## clk_ctrl
module clk_ctrl
(
	input				wire				clk_i					,
	input				wire				rstn_i				,	
	input				wire	[15:0]	freq						,
	output			reg				dds1_o					,
	output			reg				dds_o						
);
clock: 90.8 ns
lec_check: 0
cap_margin: 20
cell_pad_in_sites_detail_placement: 2
cell_pad_in_sites_global_placement: 1
core_margin: 2
core_utilization: 40
cts_cluster_diameter: 344
cts_cluster_size: 54
gpl_timing_driven: 0
max_routing_layer: met5
setup_slack_margin: 5.0
slew_margin: 10
run.sh (not shown) runs the stock make flow with config.mk's settings and CLKGATE_MAP_FILE=.
The starting point passed the timing, DRC and antenna checks.
Change:
CELL_PAD_IN_SITES_DETAIL_PLACEMENT = default   (was 2)
CELL_PAD_IN_SITES_GLOBAL_PLACEMENT = default   (was 1)
CTS_CLUSTER_DIAMETER = 393   (was 344)
CTS_CLUSTER_SIZE = 98   (was 54)
MAX_ROUTING_LAYER = default   (was met5)
SETUP_SLACK_MARGIN = default   (was 5.0)
SLEW_MARGIN = 20   (was 10)
clock period = 70.0 ns   (was 90.8 ns; I/O delays follow)
The changed run finished clean. Setup slack got worse by 7.5 ns. Final area goes up by 7.5%. Synthesized area does not change. Non-clock buffer count goes up by 255. Final cell count grows by 2.8%. Core utilization came out higher by 3.2 points. Clock skew is lower by 0.014 ns.
Change:
CORE_UTILIZATION = 65   (was 40)
CTS_CLUSTER_DIAMETER = default   (was 393)
CTS_CLUSTER_SIZE = default   (was 98)
GPL_TIMING_DRIVEN = default   (was 0)
MAX_ROUTING_LAYER = met4   (was default)
The changed run finished clean.
Worst hold slack loses 0.066 ns.
Final cell count falls by roughly a tenth.
Worst setup slack is better by 0.50 ns.
Non-clock buffer count went down by 157.
First-iteration DRC count came out higher by a quarter to a third.
Change:
CORE_UTILIZATION = 9   (was 65)
MAX_ROUTING_LAYER = default   (was met4)
clock period = 72.1 ns   (was 70.0 ns; I/O delays follow)
The changed run produced a clean layout.
Flip-flop count is unchanged.
Routed wire length grows by about 1.9%.
Cell area rose by 13%.
First-iteration DRC count drops by 21%.
Die area went up to 7.1 times its value.
Change:
CORE_UTILIZATION = 40   (was 9)
CTS_CLUSTER_DIAMETER = 325   (was default)
CTS_CLUSTER_SIZE = 98   (was default)
TNS_END_PERCENT = 15   (was default)
clock period = 70.0 ns   (was 72.1 ns; I/O delays follow)
The new run completed without violations.
Via count goes up by 0.84%.
Area after synthesis stays the same.
Clock skew goes up by 0.011 ns.
Wire length goes up by 0.39%.
Non-clock buffer count goes up by 57.
Sequential share of layout area goes up by 0.28 points.
Worst setup slack gets worse by 0.65 ns.
Change:
CTS_CLUSTER_DIAMETER = default   (was 325)
CTS_CLUSTER_SIZE = default   (was 98)
TNS_END_PERCENT = default   (was 15)
clock period = 68.6 ns   (was 70.0 ns; I/O delays follow)
What happened: The changed run finished with timing, DRC and antenna clean. Area after synthesis is unchanged. Hold slack gains 0.0094 ns. Global-route usage falls by 0.24 points. Non-clock buffer count came out higher by 55. Synthesized cell count does not change. Wire length goes down slightly.

P:
clk_ctrl again, from the RTL that the note above started with.
==> flow/config.mk <==
export PLATFORM = sky130hd
export DESIGN_NAME = clk_ctrl
export DESIGN_NICKNAME = clk_ctrl
export VERILOG_FILES = /design/flow/design.v
export SDC_FILE = /design/flow/constraint.sdc
export NUM_CORES = 4
export LEC_CHECK = 0
export CAP_MARGIN = 20
export CELL_PAD_IN_SITES_DETAIL_PLACEMENT = 0
export CORE_ASPECT_RATIO = 0.93
export CORE_MARGIN = 2
export CORE_UTILIZATION = 65
export CTS_CLUSTER_DIAMETER = 341
export GPL_ROUTABILITY_DRIVEN = 1
export MAX_ROUTING_LAYER = met4
export SETUP_SLACK_MARGIN = 0.88
export SLEW_MARGIN = 20
export TNS_END_PERCENT = 55
==> flow/constraint.sdc <==
create_clock -name core_clock -period 60.2 [get_ports {clk_i}]
set_input_delay 12.0400 -clock core_clock [delete_from_list [all_inputs] [get_ports {clk_i}]]
set_output_delay 12.0400 -clock core_clock [all_outputs]
set_load 0.01 [all_outputs]
P had finished all stages when the layout checks came back failing, citing setup timing.
Setup changes, P to Q
Settings: changing CORE_UTILIZATION from 65 to 59; changing SETUP_SLACK_MARGIN from 0.88 to 5.0; setting HOLD_SLACK_MARGIN to 0.12 for the first time; changing GPL_ROUTABILITY_DRIVEN from 1 to 0; changing the clock period (ns, I/O delays scaled along) from 60.2 to 115.0.
--- outcome ---
The first-pass GRT wire length in P is 1.17 times that in Q.
Q was carried through to the last stage, and its layout satisfied the timing, DRC and antenna checks.
Cell area after layout shrinks by more than 10% when moving from P to Q.
On Q: total stage count of the critical path is 10% lower than what P gave.
P -> Q: synthesized cell count delta 0, exact match
The wire length in Q sits 47 mm below the value recorded for P.
For the signed area change from the synthesized netlist to the final layout, Q came in 31 points lower than P did.
Q: later-pin clock latency in the skew report is 20 ps lower than what P reported.
Higher via count was reported by P, not Q.
There was hardly any difference in chip area in the Yosys report between Q and P.
[inputs] R vs Q
Settings: CELL_PAD_IN_SITES_DETAIL_PLACEMENT: 0 -> 2; CORE_UTILIZATION: 59 -> 29; MIN_ROUTING_LAYER: unset -> met2; MAX_ROUTING_LAYER: met4 -> met5; ABC_AREA: unset -> 1; CTS_CLUSTER_DIAMETER: 341 -> 187; CAP_MARGIN: 20 -> 10.
### Flow results
Status: R FAILED at global routing (5_1_grt) (tool error)
R against Q: cell area after placement dropped about 2.6%; detailed-placement wirelength estimate moved up; cell count after placement has increased.
Simple logic cell fraction of the synthesized area in R vs Q: up 32 points
Note that the synthesized cell count recorded for Q amounts to 0.905 times the value seen in R.
Relative to Q, the site row count of R is higher by 40.
Relative to Q, synthesized-area fraction occupied by adder cells increased by 0.67 points in R.
Flop and latch count out of synthesis: R vs Q, no meaningful difference
Going from Q to R, mux cell area share after synthesis shrinks by 3.5 points.
What S does differently from R at the input level:
Settings: swapping 5.0 for 1.27 in SETUP_SLACK_MARGIN; clearing ABC_AREA, which used to be 1; putting CELL_PAD_IN_SITES_GLOBAL_PLACEMENT at 1 where nothing was set; swapping 2 for 0 in CELL_PAD_IN_SITES_DETAIL_PLACEMENT; swapping 20 for 10 in SLEW_MARGIN; clearing MIN_ROUTING_LAYER, which used to be met2; swapping 0 for 1 in GPL_ROUTABILITY_DRIVEN; swapping met5 for met4 in MAX_ROUTING_LAYER; swapping 10 for 20 in CAP_MARGIN; swapping 55 for 25 in TNS_END_PERCENT; swapping 29 for 58 in CORE_UTILIZATION; putting PLACE_DENSITY at 0.35 where nothing was set; swapping 0.93 for 0.5 in CORE_ASPECT_RATIO; swapping 187 for 399 in CTS_CLUSTER_DIAMETER; clearing HOLD_SLACK_MARGIN, which used to be 0.12; putting CTS_CLUSTER_SIZE at 98 where nothing was set.
Findings:
S finished every stage and its layout cleared the timing, DRC and antenna checks. S reports a higher mean post-synth cell area than R does. Area after synthesis: S and R compared, higher one is S. Compared with R, S shows a lower gate count after technology mapping. Cell area reported after detailed placement: S vs R up 2.5%. Compared with R, S shows setup slack after placement higher by 5240 ps.
The following lists how T was set up differently from S:
Settings: a change of CTS_CLUSTER_DIAMETER from 399 to 341; an added HOLD_SLACK_MARGIN of 0.12; a change of TNS_END_PERCENT from 25 to 55; a change of CAP_MARGIN from 20 to 10; a change of GPL_ROUTABILITY_DRIVEN from 1 to 0; a change of SLEW_MARGIN from 10 to 20; a deleted PLACE_DENSITY that had been 0.35; a change of CORE_ASPECT_RATIO from 0.5 to 0.93; a deleted CELL_PAD_IN_SITES_GLOBAL_PLACEMENT that had been 1; a change of SETUP_SLACK_MARGIN from 1.27 to 5.0; an added ABC_AREA of 1; a deleted CTS_CLUSTER_SIZE that had been 98.
## What came out
The die of T is smaller than the one used in S.
From S to T the numbers moved as follows: count of inverters other than clock inverters in the layout grew by 743; data arrival time of the worst path shrank by 11290 ps; minimum clock period after layout shrank by 11260 ps.
Of T and S, the run reporting the higher area added between synthesis and finish was T.
The higher worst setup slack of T and S is in T.
From S to T, I/O pin count did not move at all.
In T, the overall die height came out 30% above the value in S.
Area reported by Yosys stat: T and S compared, lower one is T
Comparing T and S, the higher share of the clock period used by the worst path was measured on S.
